==> run a: inputs <==
==> flow/design.v <==
`timescale 100fs/100fs
module serial
    (  
      input  clk  
    , input  reset  
    , input  enable  
    , input  can_send
    , input [7:0] data_in
    , input  in_stb
    , output wire [7:0] data_out
    , output wire  out_stb
    );
  wire [8:0] c_ds_app_arg;
  wire  c_ds_app_arg_0;
  reg [5:0] maybeToBoola_c_ds_app_arg;
  wire [7:0] c_ds_app_arg_1;
  wire [6:0] result_0;
  wire [7:0] a;
  wire [12:0] result_1;
  reg [6:0] result_2;
  wire [6:0] c_case_alt;
  reg [6:0] c_case_alt_0;
  wire [1:0] dir;
  wire [6:0] c_case_alt_1;
  wire [6:0] c_case_alt_2;
  wire [6:0] c_case_alt_3;
  wire [3:0] a1;
  reg [4:0] inp_n;
  wire signed [63:0] c_inp_n_app_arg;
  reg [5:0] c_app_arg;
  wire [5:0] c_case_alt_4;
  reg [5:0] c_case_alt_5;
  reg [5:0] c_case_alt_6;
  wire [0:0] ctr;
  wire [1:0] ctr_0;
  wire [2:0] ctr_1;
  reg [5:0] result_3;
  reg [5:0] c_case_alt_7;
  reg [5:0] c_case_alt_8;
  reg [5:0] c_case_alt_9;
  wire [20:0] c_case_scrut;
  wire signed [63:0] wild;
  wire signed [63:0] c_wild_app_arg;
  wire  c_ds_app_arg_2;
  reg [31:0] maybeToBoola_c_ds_app_arg_0;
  wire [5:0] c_ds_app_arg_3;
  wire [32:0] result_4;
  wire [5:0] a_0;
  wire signed [63:0] c_r_app_arg;
  wire [15:0] result_5;
  wire signed [63:0] c_ds1_app_arg;
  wire [16:0] r;
  wire [15:0] result_6;
  wire signed [63:0] c_r_app_arg_0;
  wire [15:0] result_7;
  reg [32:0] c_app_arg_0;
  wire [64:0] result_8;
  wire [15:0] x;
  wire [15:0] y;
  wire [3:0] n;
  wire [3:0] n_0;
  wire [3:0] n_1;
  reg [31:0] ds1;
  wire [16:0] r_0;
  wire [16:0] r_1;
  reg [36:0] maybeToBoola_c_ds_app_arg_1;
  wire [8:0] result_9;
  wire [45:0] c_case_alt_10;
  wire [8:0] c_app_arg_1;
  wire [8:0] c_case_alt_11;
  wire [7:0] result_10;
  wire signed [63:0] c_app_arg_2;
  wire signed [63:0] c_app_arg_3;
  wire [31:0] a_1;
  wire [3:0] c_app_arg_4;
  wire [4:0] z;
  wire [3:0] result_11;
  wire [3:0] digitIdx;
  wire [32:0] c_app_arg_5;
  wire [31:0] n_2;
  wire [32:0] number;
  reg [265:0] maybeToBoola_c_ds_app_arg_2;
  wire [8:0] result_12;
  wire signed [63:0] c_wild3_app_arg;
  wire [255:0] result_13;
  wire [255:0] c_app_arg_6;
  wire [4:0] c_app_arg_7;
  wire [4:0] c_app_arg_8;
  wire signed [63:0] c_wild3_app_arg_0;
  wire [7:0] result_14;
  wire [8:0] c_app_arg_9;
  wire [274:0] result_15;
  wire  canSend;
  wire [7:0] a_2;
  wire signed [63:0] wild3;
  wire signed [63:0] wild3_0;
  wire  doSend;
  wire [4:0] readPointer1;
  wire [4:0] writePointer1;
  wire [255:0] memory1;
  wire [7:0] a1_0;
  wire [9:0] eta;
  wire [7:0] c_bv;
  wire signed [63:0] result_selection_res;
  wire [0:0] c_case_alt_selection_9;
  wire [16:0] c_bv_0;
  wire [16:0] c_bv_1;
  wire [16:0] c_bv_2;
  wire [31:0] c_i_29;
  wire [31:0] c_i_31;
  wire [8:0] result;
  assign eta = {can_send,   data_in,   in_stb};
  assign c_ds_app_arg = eta[0:0] ? {1'b1,eta[8:1]} : {1'b0,8'bxxxxxxxx};
  assign c_ds_app_arg_0 = c_ds_app_arg[8:8] ? 1'b1 : 1'b0;
  always @(posedge clk or  posedge  reset) begin : maybeToBoola_c_ds_app_arg_register
    if ( reset) begin
      maybeToBoola_c_ds_app_arg <= {3'b000,1'd1,2'bxx};
    end else if (c_ds_app_arg_0) begin
      maybeToBoola_c_ds_app_arg <= result_1[12:7];
    end
  end
  assign c_ds_app_arg_1 = c_ds_app_arg[8:8] ? a : 8'b00000111;
  assign result_0 = result_1[6:0];
  assign a = c_ds_app_arg[7:0];
  assign result_1 = {c_app_arg,   result_2};
  always @(*) begin
    case(maybeToBoola_c_ds_app_arg[5:3])
      3'b100 : result_2 = c_case_alt_0;
      3'b101 : result_2 = c_case_alt;
      default : result_2 = {1'b0,6'bxxxxxx};
    endcase
  end
  assign c_case_alt = inp_n[4:4] ? {1'b1,{2'b11,4'bxxxx}} : {1'b0,6'bxxxxxx};
  always @(*) begin
    case(dir)
      2'b00 : c_case_alt_0 = c_case_alt_3;
      2'b01 : c_case_alt_0 = c_case_alt_2;
      default : c_case_alt_0 = c_case_alt_1;
    endcase
  end
  assign dir = maybeToBoola_c_ds_app_arg[2:1];
  assign c_case_alt_1 = inp_n[4:4] ? {1'b1,{2'b10,a1}} : {1'b0,6'bxxxxxx};
  assign c_case_alt_2 = inp_n[4:4] ? {1'b1,{2'b01,a1}} : {1'b0,6'bxxxxxx};
  assign c_case_alt_3 = inp_n[4:4] ? {1'b1,{2'b00,a1}} : {1'b0,6'bxxxxxx};
  assign a1 = inp_n[3:0];
  always @(*) begin
    case(c_ds_app_arg_1)
      8'b00000111 : inp_n = {1'b0,4'bxxxx};
      default : inp_n = {1'b1,$unsigned(c_inp_n_app_arg[0+:4])};
    endcase
  end
  assign c_bv = (c_ds_app_arg_1 & 8'b00001111);
  assign c_inp_n_app_arg = $unsigned({{(64-8) {1'b0}},c_bv});
  always @(*) begin
    case(maybeToBoola_c_ds_app_arg[5:3])
      3'b000 : c_app_arg = result_3;
      3'b001 : c_app_arg = c_case_alt_6;
      3'b010 : c_app_arg = c_case_alt_5;
      3'b011 : c_app_arg = c_case_alt_4;
      3'b100 : c_app_arg = {3'b000,1'd0,2'bxx};
      3'b101 : c_app_arg = {3'b110,3'bxxx};
      default : c_app_arg = {3'b110,3'bxxx};
    endcase
  end
  assign c_case_alt_4 = ctr ? {3'b011,ctr - 1'd1,2'bxx} : {3'b100,2'd1,1'bx};
  always @(*) begin
    case(ctr_0)
      2'd0 : c_case_alt_5 = {3'b100,2'd2,1'bx};
      default : c_case_alt_5 = {3'b010,ctr_0 - 2'd1,1'bx};
    endcase
  end
  always @(*) begin
    case(ctr_1)
      3'd0 : c_case_alt_6 = {3'b100,2'd0,1'bx};
      default : c_case_alt_6 = {3'b001,ctr_1 - 3'd1};
    endcase
  end
  assign ctr = maybeToBoola_c_ds_app_arg[2:2];
  assign ctr_0 = maybeToBoola_c_ds_app_arg[2:1];
  assign ctr_1 = maybeToBoola_c_ds_app_arg[2:0];
  assign result_selection_res = (($unsigned(wild)) <= 64'd1114111) ? 64'sd1 : 64'sd0;
  always @(*) begin
    case(result_selection_res)
      64'sd1 : result_3 = c_case_alt_7;
      default : result_3 = {6 {1'bx}};
    endcase
  end
  assign c_case_alt_selection_9 = maybeToBoola_c_ds_app_arg[2:2];
  always @(*) begin
    case(c_case_alt_selection_9)
      1'd0 : c_case_alt_7 = c_case_alt_9;
      1'd1 : c_case_alt_7 = c_case_alt_8;
      default : c_case_alt_7 = {6 {1'bx}};
    endcase
  end
  always @(*) begin
    case(c_case_scrut)
      21'd10 : c_case_alt_8 = {3'b101,3'bxxx};
      21'd100 : c_case_alt_8 = {3'b010,2'd3,1'bx};
      21'd102 : c_case_alt_8 = {3'b001,3'd6};
      21'd117 : c_case_alt_8 = {3'b011,1'd1,2'bxx};
      default : c_case_alt_8 = {6 {1'bx}};
    endcase
  end
  always @(*) begin
    case(c_case_scrut)
      21'd10 : c_case_alt_9 = {3'b000,1'd1,2'bxx};
      default : c_case_alt_9 = {6 {1'bx}};
    endcase
  end
  assign c_case_scrut = $unsigned(wild[0+:21]);
  assign wild = $signed(c_wild_app_arg);
  assign c_wild_app_arg = $unsigned({{(64-8) {1'b0}},c_ds_app_arg_1});
  assign c_ds_app_arg_2 = result_0[6:6] ? 1'b1 : 1'b0;
  always @(posedge clk or  posedge  reset) begin : maybeToBoola_c_ds_app_arg_0_register
    if ( reset) begin
      maybeToBoola_c_ds_app_arg_0 <= {16'd0,   16'd0};
    end else if (c_ds_app_arg_2) begin
      maybeToBoola_c_ds_app_arg_0 <= result_8[64:33];
    end
  end
  assign c_ds_app_arg_3 = result_0[6:6] ? a_0 : {2'b00,4'd0};
  assign result_4 = result_8[32:0];
  assign a_0 = result_0[5:0];
  assign c_r_app_arg = $unsigned({{(64-4) {1'b0}},n});
  assign c_bv_0 = (r_0);
  assign result_5 = (( c_bv_0[17-1] ) == 1'b0) ? (r_0[0+:16]) : 16'd65535;
  assign c_ds1_app_arg = $unsigned({{(64-4) {1'b0}},n_1});
  assign r =  y - ($unsigned(c_ds1_app_arg[0+:16]));
  assign c_bv_1 = (r);
  assign result_6 = (( c_bv_1[17-1] ) == 1'b0) ? (r[0+:16]) : (16'd0);
  assign c_r_app_arg_0 = $unsigned({{(64-4) {1'b0}},n_0});
  assign c_bv_2 = (r_1);
  assign result_7 = (( c_bv_2[17-1] ) == 1'b0) ? (r_1[0+:16]) : 16'd65535;
  always @(*) begin
    case(c_ds_app_arg_3[5:4])
      2'b11 : c_app_arg_0 = {1'b1,({{(32-16) {1'b0}},x}) * ({{(32-16) {1'b0}},y})};
      default : c_app_arg_0 = {1'b0,32'bxxxxxxxxxxxxxxxxxxxxxxxxxxxxxxxx};
    endcase
  end
  assign result_8 = {{ds1[31:16],   ds1[15:0]},
                     c_app_arg_0};
  assign x = maybeToBoola_c_ds_app_arg_0[31:16];
  assign y = maybeToBoola_c_ds_app_arg_0[15:0];
  assign n = c_ds_app_arg_3[3:0];
  assign n_0 = c_ds_app_arg_3[3:0];
  assign n_1 = c_ds_app_arg_3[3:0];
  always @(*) begin
    case(c_ds_app_arg_3[5:4])
      2'b00 : ds1 = {result_5,   y};
      2'b01 : ds1 = {x,   result_6};
      2'b10 : ds1 = {x,   result_7};
      default : ds1 = maybeToBoola_c_ds_app_arg_0;
    endcase
  end
  assign r_0 = x + ($unsigned(c_r_app_arg[0+:16]));
  assign r_1 = y + ($unsigned(c_r_app_arg_0[0+:16]));
  always @(posedge clk or  posedge  reset) begin : maybeToBoola_c_ds_app_arg_1_register
    if ( reset) begin
      maybeToBoola_c_ds_app_arg_1 <= {{1'b0,32'bxxxxxxxxxxxxxxxxxxxxxxxxxxxxxxxx},   4'd0};
    end else if (enable) begin
      maybeToBoola_c_ds_app_arg_1 <= c_case_alt_10[45:9];
    end
  end
  assign result_9 = c_case_alt_10[8:0];
  assign c_case_alt_10 = {{c_app_arg_5,
                           c_app_arg_4},   c_app_arg_1};
  assign c_app_arg_1 = (digitIdx < 4'd8) ? c_case_alt_11 : {1'b0,8'bxxxxxxxx};
  assign c_case_alt_11 = number[32:32] ? {1'b1,result_10} : {1'b0,8'bxxxxxxxx};
  assign result_10 = (a_1 <= 32'd9) ? ($unsigned(c_app_arg_2[0+:8])) : ($unsigned(c_app_arg_3[0+:8]));
  assign c_i_29 = (32'd48 | a_1);
  assign c_app_arg_2 = $unsigned({{(64-32) {1'b0}},c_i_29});
  assign c_i_31 = (a_1 + 32'd87);
  assign c_app_arg_3 = $unsigned({{(64-32) {1'b0}},c_i_31});
  assign a_1 = n_2 >> (64'sd28);
  assign c_app_arg_4 = number[32:32] ? result_11 : 4'd0;
  assign z = digitIdx + 4'd1;
  assign result_11 = (z > 5'd8) ? 4'd8 : (z[0+:4]);
  assign digitIdx = maybeToBoola_c_ds_app_arg_1[3:0];
  assign c_app_arg_5 = number[32:32] ? {1'b1,n_2 << (64'sd4)} : result_4;
  assign n_2 = number[31:0];
  assign number = maybeToBoola_c_ds_app_arg_1[36:4];
  always @(posedge clk or  posedge  reset) begin : maybeToBoola_c_ds_app_arg_2_register
    if ( reset) begin
      maybeToBoola_c_ds_app_arg_2 <= {{8'b00000001,   8'b00000001,   8'b00000001,   8'b00000001,   8'b00000001,
    8'b00000001,   8'b00000001,   8'b00000001,   8'b00000001,   8'b00000001,
    8'b00000001,   8'b00000001,   8'b00000001,   8'b00000001,   8'b00000001,
    8'b00000001,   8'b00000001,   8'b00000001,   8'b00000001,   8'b00000001,
    8'b00000001,   8'b00000001,   8'b00000001,   8'b00000001,   8'b00000001,
    8'b00000001,   8'b00000001,   8'b00000001,   8'b00000001,   8'b00000001,
    8'b00000001,   8'b00000001},   5'd0,   5'd0};
    end else if (enable) begin
      maybeToBoola_c_ds_app_arg_2 <= result_15[274:9];
    end
  end
  assign result_12 = result_15[8:0];
  assign c_wild3_app_arg = $unsigned({{(64-5) {1'b0}},writePointer1});
  genvar i;
  generate
  for (i=0;i<32;i=i+1) begin : vector_replace
    assign result_13[(31-i)*8+:8] = (wild3) == i ? a_2 : memory1[(31-i)*8+:8];
  end
  endgenerate
  assign c_app_arg_6 = result_9[8:8] ? result_13 : memory1;
  assign c_app_arg_7 = result_9[8:8] ? (writePointer1 + 5'd1) : writePointer1;
  assign c_app_arg_8 = doSend ? (readPointer1 + 5'd1) : readPointer1;
  assign c_wild3_app_arg_0 = $unsigned({{(64-5) {1'b0}},readPointer1});
  wire [7:0] vecArray [0:32-1];
  genvar i_0;
  generate
  for (i_0=0; i_0 < 32; i_0=i_0+1) begin : mk_array
    assign vecArray[(32-1)-i_0] = memory1[i_0*8+:8];
  end
  endgenerate
  assign result_14 = vecArray[(wild3_0)];
  assign c_app_arg_9 = doSend ? {1'b1,result_14} : {1'b0,8'bxxxxxxxx};
  assign result_15 = {{c_app_arg_6,
                       c_app_arg_7,   c_app_arg_8},   c_app_arg_9};
  assign canSend = eta[9:9];
  assign a_2 = result_9[7:0];
  assign wild3 = $signed(c_wild3_app_arg);
  assign wild3_0 = $signed(c_wild3_app_arg_0);
  assign doSend = canSend ? (writePointer1 > readPointer1) : 1'b0;
  assign readPointer1 = maybeToBoola_c_ds_app_arg_2[4:0];
  assign writePointer1 = maybeToBoola_c_ds_app_arg_2[9:5];
  assign memory1 = maybeToBoola_c_ds_app_arg_2[265:10];
  assign result = result_12[8:8] ? {a1_0,
                                    1'b1} : {{8 {1'bx}},   1'b0};
  assign a1_0 = result_12[7:0];
  assign data_out = result[8:1];
  assign out_stb = result[0:0];
endmodule
==> flow/run.sh <==
#!/bin/bash
# the make line also repeats each setting of config.mk as NAME=value (left out here)
make -C /OpenROAD-flow-scripts/flow DESIGN_CONFIG=/design/flow/config.mk WORK_HOME=/design/flow/orfs CLKGATE_MAP_FILE= finish
==> flow/config.mk <==
export PLATFORM = sky130hd
export DESIGN_NAME = serial
export DESIGN_NICKNAME = serial
export VERILOG_FILES = /design/flow/design.v
export SDC_FILE = /design/flow/constraint.sdc
export NUM_CORES = 4
export LEC_CHECK = 0
export CAP_MARGIN = 20
export CORE_MARGIN = 2
export CORE_UTILIZATION = 72
export CTS_CLUSTER_DIAMETER = 27
export CTS_CLUSTER_SIZE = 50
export PLACE_DENSITY_LB_ADDON = 0.0
export SETUP_SLACK_MARGIN = 1.04
export SLEW_MARGIN = 20
==> flow/constraint.sdc <==
create_clock -name core_clock -period 6.11 [get_ports {clk}]
set_input_delay 1.2220 -clock core_clock [delete_from_list [all_inputs] [get_ports {clk}]]
set_output_delay 1.2220 -clock core_clock [all_outputs]
set_load 0.01 [all_outputs]
==> run b: changes against run a <==
- CELL_PAD_IN_SITES_GLOBAL_PLACEMENT: default -> 3
- CORE_ASPECT_RATIO: default -> 1.41
- CORE_UTILIZATION: 72 -> 48
- CTS_CLUSTER_DIAMETER: 27 -> default
- CTS_CLUSTER_SIZE: 50 -> default
- GPL_ROUTABILITY_DRIVEN: default -> 1
- GPL_TIMING_DRIVEN: default -> 0
- MAX_ROUTING_LAYER: default -> met4
- PLACE_DENSITY: default -> 0.43
- PLACE_DENSITY_LB_ADDON: 0.0 -> default
- SETUP_SLACK_MARGIN: 1.04 -> default
- TNS_END_PERCENT: default -> 85
==> flow/constraint.sdc (replaced) <==
create_clock -name core_clock -period 11.2 [get_ports {clk}]
set_input_delay 2.2400 -clock core_clock [delete_from_list [all_inputs] [get_ports {clk}]]
set_output_delay 2.2400 -clock core_clock [all_outputs]
set_load 0.01 [all_outputs]
==> run c: changes against run a <==
- CORE_UTILIZATION: 72 -> 35
- CTS_CLUSTER_DIAMETER: 27 -> default
- CTS_CLUSTER_SIZE: 50 -> default
- PLACE_DENSITY_LB_ADDON: 0.0 -> default
- SETUP_SLACK_MARGIN: 1.04 -> default
==> flow/constraint.sdc (replaced) <==
create_clock -name core_clock -period 12.2 [get_ports {clk}]
set_input_delay 2.4400 -clock core_clock [delete_from_list [all_inputs] [get_ports {clk}]]
set_output_delay 2.4400 -clock core_clock [all_outputs]
set_load 0.01 [all_outputs]
==> impl_metrics.tcl <==
# metrics dict for downstream scripts
set metrics [dict create \
    status "complete, no violations" \
    dieWidth_um 267 \
    final-clk-cell-share_pct 4.54 \
    hpwl_um 47700 \
    fin_ws_ns 5.04 \
    cts_max_level 2 \
    crit_path_start "maybeToBoola_c_ds_app_arg_2[4]" \
    dp_slack_ns 5.22 \
]
# the run above: run c

==> impl_metrics.tcl <==
# metrics dict for downstream scripts
set metrics [dict create \
    dp_slack_ns 3.67 \
    crit_fanout 10 \
    hpwl_um 64600 \
    clkPwrFrac_pct 32.1 \
    nWellTaps 643 \
    fin_ws_ns 3.14 \
    cts.root.buffer_cell "clkbuf_16" \
    final-clk-cell-share_pct 4.49 \
    num_rows 97 \
    vias 20000 \
    status "complete, no violations" \
    crit_path_start "maybeToBoola_c_ds_app_arg_2[0]" \
    cts_max_level 2 \
]
# the run above: run b

==> impl_metrics.tcl <==
# metrics dict for downstream scripts
set metrics [dict create \
    dp_slack_ns 0.0589 \
    fin_ws_ns 0.0752 \
    post-place-cells 3055 \
    hpwl_um 50400 \
    drt_iter0_markers 3276 \
    cts_max_level 3 \
    insertion_delay_ns 0.62 \
    crit_path_start "maybeToBoola_c_ds_app_arg_0[4]" \
    hold_depth 2 \
    netlist_instances 2692 \
    status "complete, no violations" \
    dieWidth_um 187 \
    final-clk-cell-share_pct 8.96 \
]
# the run above: run a

